==> inputs of zinc <==
==> flow/design.v <==
module count_fifo #(   
    parameter DATA_WIDTH = 8,
    parameter FIFO_DEPTH = 4
) (
    input logic clk,
    input logic rst,
    input logic wr_en,
    input logic rd_en,
    input logic [DATA_WIDTH-1:0] wdata,
    output logic [DATA_WIDTH-1:0] rdata,
    output logic full,
    output logic empty
);
  localparam ADDR_WIDTH = $clog2(FIFO_DEPTH);
  logic [DATA_WIDTH-1:0] fifo_mem[FIFO_DEPTH];
  logic [ADDR_WIDTH-1:0] write_ptr, read_ptr;
  logic [ADDR_WIDTH:0] fifo_count;
  always_ff @(posedge clk) begin
    if (rst) begin
      write_ptr  <= 0;
      read_ptr   <= 0;
      fifo_count <= 0;
    end else begin
      case ({
        wr_en, rd_en
      })
        2'b10:   fifo_count <= fifo_count + 1;
        2'b01:   fifo_count <= fifo_count - 1;
        default: fifo_count <= fifo_count;
      endcase
      if (wr_en && !full) begin
        fifo_mem[write_ptr] <= wdata;
        write_ptr <= write_ptr + 1;
      end
      if (rd_en && !empty) begin
        rdata <= fifo_mem[read_ptr];
        read_ptr <= read_ptr + 1;
      end
    end
  end
  assign full  = (fifo_count == FIFO_DEPTH);
  assign empty = (fifo_count == 0);
endmodule
module le_fifo #(
    parameter DATA_WIDTH = 8,
    parameter FIFO_DEPTH = 4
) (
    input logic clk,
    input logic rst,
    input logic wr_en,
    input logic rd_en,
    input logic [DATA_WIDTH-1:0] wdata,
    output logic [DATA_WIDTH-1:0] rdata,
    output logic full,
    output logic empty
);
  localparam ADDR_WIDTH = $clog2(FIFO_DEPTH);
  logic [DATA_WIDTH-1:0] fifo_mem[FIFO_DEPTH];
  logic [ADDR_WIDTH-1:0] write_ptr, read_ptr;
  always_ff @(posedge clk) begin
    if (rst) begin
      write_ptr <= 0;
      read_ptr  <= 0;
    end else begin
      if (wr_en && !full) begin
        fifo_mem[write_ptr] <= wdata;
        write_ptr <= write_ptr + 1;
      end
      if (rd_en && !empty) begin
        rdata <= fifo_mem[read_ptr];
        read_ptr <= read_ptr + 1;
      end
    end
  end
  assign full  = ((write_ptr + 1'b1) == read_ptr);
  assign empty = (write_ptr == read_ptr);
endmodule
module wbit_fifo #(
    parameter DATA_WIDTH = 8,
    parameter FIFO_DEPTH = 4
) (
    input logic clk,
    input logic rst,
    input logic wr_en,
    input logic rd_en,
    input logic [DATA_WIDTH-1:0] wdata,
    output logic [DATA_WIDTH-1:0] rdata,
    output logic full,
    output logic empty
);
  localparam ADDR_WIDTH = $clog2(FIFO_DEPTH);
  logic [DATA_WIDTH-1:0] fifo_mem[FIFO_DEPTH];
  logic [ADDR_WIDTH:0] write_ptr, read_ptr;
  logic wrap_around;
  always_ff @(posedge clk) begin
    if (rst) begin
      write_ptr <= 0;
      read_ptr  <= 0;
    end else begin
      if (wr_en && !full) begin
        fifo_mem[write_ptr[ADDR_WIDTH-1:0]] <= wdata;
        write_ptr <= write_ptr + 1;
      end
      if (rd_en && !empty) begin
        rdata <= fifo_mem[read_ptr[ADDR_WIDTH-1:0]];
        read_ptr <= read_ptr + 1;
      end
    end
  end
  assign wrap_around = (write_ptr[ADDR_WIDTH] ^ read_ptr[ADDR_WIDTH]);
  assign full = wrap_around & (write_ptr[ADDR_WIDTH-1:0] == read_ptr[ADDR_WIDTH-1:0]);
  assign empty = (write_ptr == read_ptr);
endmodule
module uart_tx #(
    parameter DATA_WIDTH = 8,
    parameter FIFO_DEPTH = 16
) (
    input logic clk_i,
    input logic rst_ni,
    input logic [15:0] baud_div_i,
    input logic tx_we_i,      
    input logic tx_en_i,      
    input logic [DATA_WIDTH-1:0] din_i,  
    output logic empty_o,   
    output logic full_o,    
    output logic tx_bit_o   
);
  localparam COUNTER_WIDTH = $clog2(DATA_WIDTH);
  logic                     rd_en;   
  logic [   DATA_WIDTH-1:0] data;   
  logic [   DATA_WIDTH-1:0] data_q;   
  logic [COUNTER_WIDTH-1:0] bit_counter;   
  logic [             15:0] baud_counter;   
  typedef enum logic [1:0] {
    IDLE,            
    SENDING_START,   
    SENDING_DATA,    
    SENDING_STOP     
  } state_t;
  state_t state, next_state;
  wbit_fifo #(
      .DATA_WIDTH(DATA_WIDTH),
      .FIFO_DEPTH(FIFO_DEPTH)
  ) tx_buffer (
      .clk  (clk_i),
      .rst  (!rst_ni),
      .wr_en(tx_we_i),
      .rd_en(rd_en),
      .wdata(din_i),
      .rdata(data),
      .full (full_o),
      .empty(empty_o)
  );
  always_comb begin
    next_state = state;
    rd_en = 1'b0;   
    unique case (state)
      IDLE: begin
        if (tx_en_i && !empty_o) begin
          rd_en = 1'b1;
          next_state = SENDING_START;
        end
      end
      SENDING_START: begin
        if (baud_counter == baud_div_i - 1) begin
          next_state = SENDING_DATA;
        end
      end
      SENDING_DATA: begin
        if (baud_counter == baud_div_i - 1 && bit_counter == DATA_WIDTH - 1) begin
          next_state = SENDING_STOP;
        end
      end
      SENDING_STOP: begin
        if (baud_counter == baud_div_i - 1) begin
          if (tx_en_i && !empty_o) begin
            rd_en = 1'b1;
            next_state = SENDING_START;
          end else begin
            next_state = IDLE;
          end
        end
      end
    endcase
    case (state)
      IDLE:          tx_bit_o = 1'b1;
      SENDING_START: tx_bit_o = 1'b0;
      SENDING_DATA:  tx_bit_o = data_q[bit_counter];
      SENDING_STOP:  tx_bit_o = 1'b1;
      default:       tx_bit_o = 1'b1;
    endcase
  end
  always_ff @(posedge clk_i or negedge rst_ni) begin
    if (!rst_ni) begin
      state <= IDLE;
      baud_counter <= 0;
      bit_counter <= 0;
      data_q <= '1;
    end else begin
      state <= next_state;
      if (state == IDLE) begin
        baud_counter <= 0;
      end else if (baud_counter == baud_div_i - 1) begin
        baud_counter <= 0;
      end else begin
        baud_counter <= baud_counter + 1;
      end
      if (baud_counter == baud_div_i - 1) begin
        case (state)
          IDLE: begin
            bit_counter <= 0;
          end
          SENDING_START: begin
            bit_counter <= 0;
            data_q <= data;
          end
          SENDING_DATA: begin
            if (bit_counter < DATA_WIDTH - 1) begin
              bit_counter <= bit_counter + 1;
            end
          end
          SENDING_STOP: begin
            bit_counter <= 0;
          end
          default: ;
        endcase
      end
    end
  end
endmodule
module uart_rx #(
    parameter DATA_WIDTH = 8,
    parameter FIFO_DEPTH = 16
) (
    input logic        clk_i,        
    input logic        rst_ni,       
    input logic [15:0] baud_div_i,   
    input logic        rx_re_i,      
    input logic        rx_en_i,      
    input logic        rx_bit_i,     
    output logic [DATA_WIDTH-1:0] dout_o,   
    output logic                  full_o,   
    output logic                  empty_o   
);
  localparam COUNTER_WIDTH = $clog2(DATA_WIDTH + 1);
  logic [   DATA_WIDTH-1:0] rx_data_reg;   
  logic [COUNTER_WIDTH-1:0] bit_counter;   
  logic [             15:0] baud_counter;   
  typedef enum logic [1:0] {
    IDLE,   
    START_BIT,   
    DATA_BITS,   
    STOP_BIT   
  } state_t;
  state_t state, next_state;
  logic mid_tick;
  logic end_tick;
  logic rx_we;
  assign mid_tick = (baud_counter == (baud_div_i >> 1));
  assign end_tick = (baud_counter == baud_div_i);
  wbit_fifo #(
      .DATA_WIDTH(DATA_WIDTH),
      .FIFO_DEPTH(FIFO_DEPTH)
  ) rx_buffer (
      .clk  (clk_i),
      .rst  (!rst_ni),
      .wr_en(rx_we),
      .rd_en(rx_re_i),
      .wdata(rx_data_reg),
      .rdata(dout_o),
      .full (full_o),
      .empty(empty_o)
  );
  assign rx_we = (state == STOP_BIT) && end_tick;
  always_comb begin
    next_state = state;
    unique case (state)
      IDLE: begin
        if (rx_en_i && !rx_bit_i && !full_o) begin
          next_state = START_BIT;
        end
      end
      START_BIT: begin
        if (mid_tick) begin
          if (!rx_bit_i) begin
            next_state = DATA_BITS;
          end else begin
            next_state = IDLE;
          end
        end
      end
      DATA_BITS: begin
        if (mid_tick && bit_counter == DATA_WIDTH - 1) begin
          next_state = STOP_BIT;
        end
      end
      STOP_BIT: begin
        if (mid_tick) begin
          if (rx_bit_i == 1'b1) begin
            next_state = IDLE;
          end
        end
      end
    endcase
  end
  always_ff @(posedge clk_i or negedge rst_ni) begin
    if (!rst_ni) begin
      state    <= IDLE;
      baud_counter <= '0;
      bit_counter <= '0;
      rx_data_reg <= '0;
    end else begin
      state <= next_state;
      if (state == IDLE || end_tick) begin
        baud_counter <= '0;
      end else begin
        baud_counter <= baud_counter + 1'b1;
      end
      if (mid_tick) begin
        if (state == DATA_BITS) begin
          rx_data_reg[bit_counter] <= rx_bit_i;
          if (bit_counter < DATA_WIDTH - 1) begin
            bit_counter <= bit_counter + 1'b1;
          end
        end else if (state == START_BIT) begin
          bit_counter <= '0;
        end
      end
    end
  end
endmodule
module uart #(
    parameter DATA_WIDTH = 8,
    parameter FIFO_DEPTH = 16
) (
    input  logic        clk_i,        
    input  logic        rst_ni,       
    input  logic        stb_i,        
    input  logic [ 1:0] adr_i,        
    input  logic [ 3:0] byte_sel_i,   
    input  logic        we_i,         
    input  logic [31:0] dat_i,        
    output logic [31:0] dat_o,        
    input  logic        uart_rx_i,    
    output logic        uart_tx_o     
);
  logic                                                                                                               [          15:0] baud_div_reg;   
  logic                                                                                                                                tx_en_reg;   
  logic                                                                                                                                rx_en_reg;   
  logic                                                                                                                                tx_full_o;   
  logic                                                                                                                                tx_empty_o;   
  logic                                                                                                                                rx_full_o;   
  logic                                                                                                                                rx_empty_o;   
  logic                                                                                                                                rx_frame_error;   
  logic                                                                                                                                tx_we_o;   
  logic                                                                                                                                rx_re_o;   
  logic                                                                                                               [DATA_WIDTH-1:0] dout_o;   
  logic                                                                                                               [          31:0] rdata;
  logic                                                                                                                                rd_state;
  assign rx_frame_error = 1'b0;
  enum logic [1:0] {UART_BAUD_ADDR = 2'b00, UART_CTRL_ADDR = 2'b01, UART_STATUS_ADDR = 2'b10, UART_DATA_ADDR = 2'b11}                  uart_reg_e;
  uart_tx #(
      .DATA_WIDTH(DATA_WIDTH),
      .FIFO_DEPTH(FIFO_DEPTH)
  ) uart_tx_inst (
      .clk_i     (clk_i),
      .rst_ni    (rst_ni),
      .baud_div_i(baud_div_reg),
      .tx_we_i   (tx_we_o),
      .tx_en_i   (tx_en_reg),
      .din_i     (dat_i[DATA_WIDTH-1:0]),
      .full_o    (tx_full_o),
      .empty_o   (tx_empty_o),
      .tx_bit_o  (uart_tx_o)
  );
  uart_rx #(
      .DATA_WIDTH(DATA_WIDTH),
      .FIFO_DEPTH(FIFO_DEPTH)
  ) uart_rx_inst (
      .clk_i     (clk_i),
      .rst_ni    (rst_ni),
      .baud_div_i(baud_div_reg),
      .rx_re_i   (rx_re_o),
      .rx_en_i   (rx_en_reg),
      .dout_o    (dout_o),
      .full_o    (rx_full_o),
      .empty_o   (rx_empty_o),
      .rx_bit_i  (uart_rx_i)
  );
  always_ff @(posedge clk_i) begin
    if (!rst_ni) begin
      baud_div_reg <= 16'd0;
      tx_en_reg    <= 1'b0;
      rx_en_reg    <= 1'b0;
    end else if (stb_i && we_i) begin
      unique case (adr_i)
        UART_BAUD_ADDR: begin
          if (byte_sel_i[0] || byte_sel_i[1]) baud_div_reg <= dat_i[15:0];
        end
        UART_CTRL_ADDR: begin
          if (byte_sel_i[0]) begin
            tx_en_reg <= dat_i[0];
            rx_en_reg <= dat_i[1];
          end
        end
        default: ;   
      endcase
    end
  end
  always_comb begin
    tx_we_o = 1'b0;
    rx_re_o = 1'b0;
    if (stb_i) begin
      unique case (adr_i)
        UART_DATA_ADDR: begin
          if (we_i) begin
            tx_we_o = ~tx_full_o;
          end else begin
            rx_re_o = ~rx_empty_o;
          end
        end
        default: ;
      endcase
    end
  end
  always_ff @(posedge clk_i) begin
    if (!rst_ni) begin
      rdata <= '0;
      rd_state <= '0;
    end else begin
      rdata <= rdata;
      rd_state <= stb_i && adr_i == UART_DATA_ADDR && !we_i && !rx_empty_o;
      if (stb_i) begin
        unique case (adr_i)
          UART_BAUD_ADDR:   rdata <= {16'b0, baud_div_reg};
          UART_CTRL_ADDR:   rdata <= {29'b0, rx_en_reg, tx_en_reg};
          UART_STATUS_ADDR: rdata <= {27'b0, rx_frame_error, rx_empty_o, rx_full_o, tx_empty_o, tx_full_o};
          default:          rdata <= '0;
        endcase
      end
    end
  end
  assign dat_o = rd_state ? {{(32 - DATA_WIDTH) {1'b0}}, dout_o} : rdata;
endmodule
==> flow/run.sh <==
#!/bin/bash
# the make line also repeats each setting of config.mk as NAME=value (left out here)
make -C /OpenROAD-flow-scripts/flow DESIGN_CONFIG=/design/flow/config.mk WORK_HOME=/design/flow/orfs CLKGATE_MAP_FILE= finish
==> flow/config.mk <==
export PLATFORM = sky130hd
export DESIGN_NAME = uart
export DESIGN_NICKNAME = uart
export VERILOG_FILES = /design/flow/design.v
export SDC_FILE = /design/flow/constraint.sdc
export NUM_CORES = 4
export LEC_CHECK = 0
export CAP_MARGIN = 0
export CELL_PAD_IN_SITES_GLOBAL_PLACEMENT = 1
export CORE_ASPECT_RATIO = 0.81
export CORE_MARGIN = 2
export CORE_UTILIZATION = 40
export CTS_CLUSTER_DIAMETER = 69
export GPL_TIMING_DRIVEN = 0
export SETUP_SLACK_MARGIN = 1.89
export SLEW_MARGIN = 15
export TNS_END_PERCENT = 70
==> flow/constraint.sdc <==
create_clock -name core_clock -period 10.0 [get_ports {clk_i}]
set_input_delay 2.0000 -clock core_clock [delete_from_list [all_inputs] [get_ports {clk_i}]]
set_output_delay 2.0000 -clock core_clock [all_outputs]
set_load 0.01 [all_outputs]
==> inputs of quartz, as changes to zinc <==
==> flow/config.mk (replaced) <==
export PLATFORM = sky130hd
export DESIGN_NAME = uart
export DESIGN_NICKNAME = uart
export VERILOG_FILES = /design/flow/design.v
export SDC_FILE = /design/flow/constraint.sdc
export NUM_CORES = 4
export LEC_CHECK = 0
export ABC_AREA = 1
export CAP_MARGIN = 0
export CORE_MARGIN = 2
export CORE_UTILIZATION = 72
export CTS_CLUSTER_DIAMETER = 53
export CTS_CLUSTER_SIZE = 13
export GPL_ROUTABILITY_DRIVEN = 0
export PLACE_DENSITY = 0.4
export SETUP_SLACK_MARGIN = 0.34
export SLEW_MARGIN = 20
==> flow/constraint.sdc (replaced) <==
create_clock -name core_clock -period 2.57 [get_ports {clk_i}]
set_input_delay 0.5140 -clock core_clock [delete_from_list [all_inputs] [get_ports {clk_i}]]
set_output_delay 0.5140 -clock core_clock [all_outputs]
set_load 0.01 [all_outputs]
==> flow_results.xml <==
<?xml version="1.0" encoding="UTF-8"?>
<metrics>
  <group name="run_status">
    <metric name="run_status" unit="">complete, no violations</metric>
  </group>
  <group name="global_routing">
    <metric name="wire_length_of_the_first_global_routing_pass" unit="mm">61.9</metric>
  </group>
  <group name="layout">
    <metric name="area_growth" unit="%">14.8</metric>
  </group>
  <group name="detailed_routing">
    <metric name="viasPerCell" unit="">5.15</metric>
  </group>
  <group name="floorplan">
    <metric name="die.size.x" unit="um">234</metric>
  </group>
  <group name="worst_setup_path">
    <metric name="crit_start" unit="">uart_tx_inst.bit_counter[0]$_DFFE_PN0P_</metric>
  </group>
  <group name="power">
    <metric name="clockNetworkPower" unit="mW">1.56</metric>
  </group>
</metrics>
-- figures above: zinc

==> flow_results.xml <==
<?xml version="1.0" encoding="UTF-8"?>
<metrics>
  <group name="power">
    <metric name="clockNetworkPower" unit="mW">5.45</metric>
    <metric name="p_sw" unit="mW">4.14</metric>
  </group>
  <group name="floorplan">
    <metric name="die.size.x" unit="um">161</metric>
  </group>
  <group name="layout">
    <metric name="area_growth" unit="%">18.5</metric>
    <metric name="design.seq.count" unit="">390</metric>
  </group>
  <group name="detailed_routing">
    <metric name="viasPerCell" unit="">6.20</metric>
  </group>
  <group name="run_status">
    <metric name="run_status" unit="">complete, no violations</metric>
  </group>
  <group name="worst_setup_path">
    <metric name="crit_start" unit="">uart_rx_inst.baud_counter[6]$_DFF_PN0_</metric>
  </group>
</metrics>
-- figures above: quartz

Power is estimated from default activity; no workload was simulated.
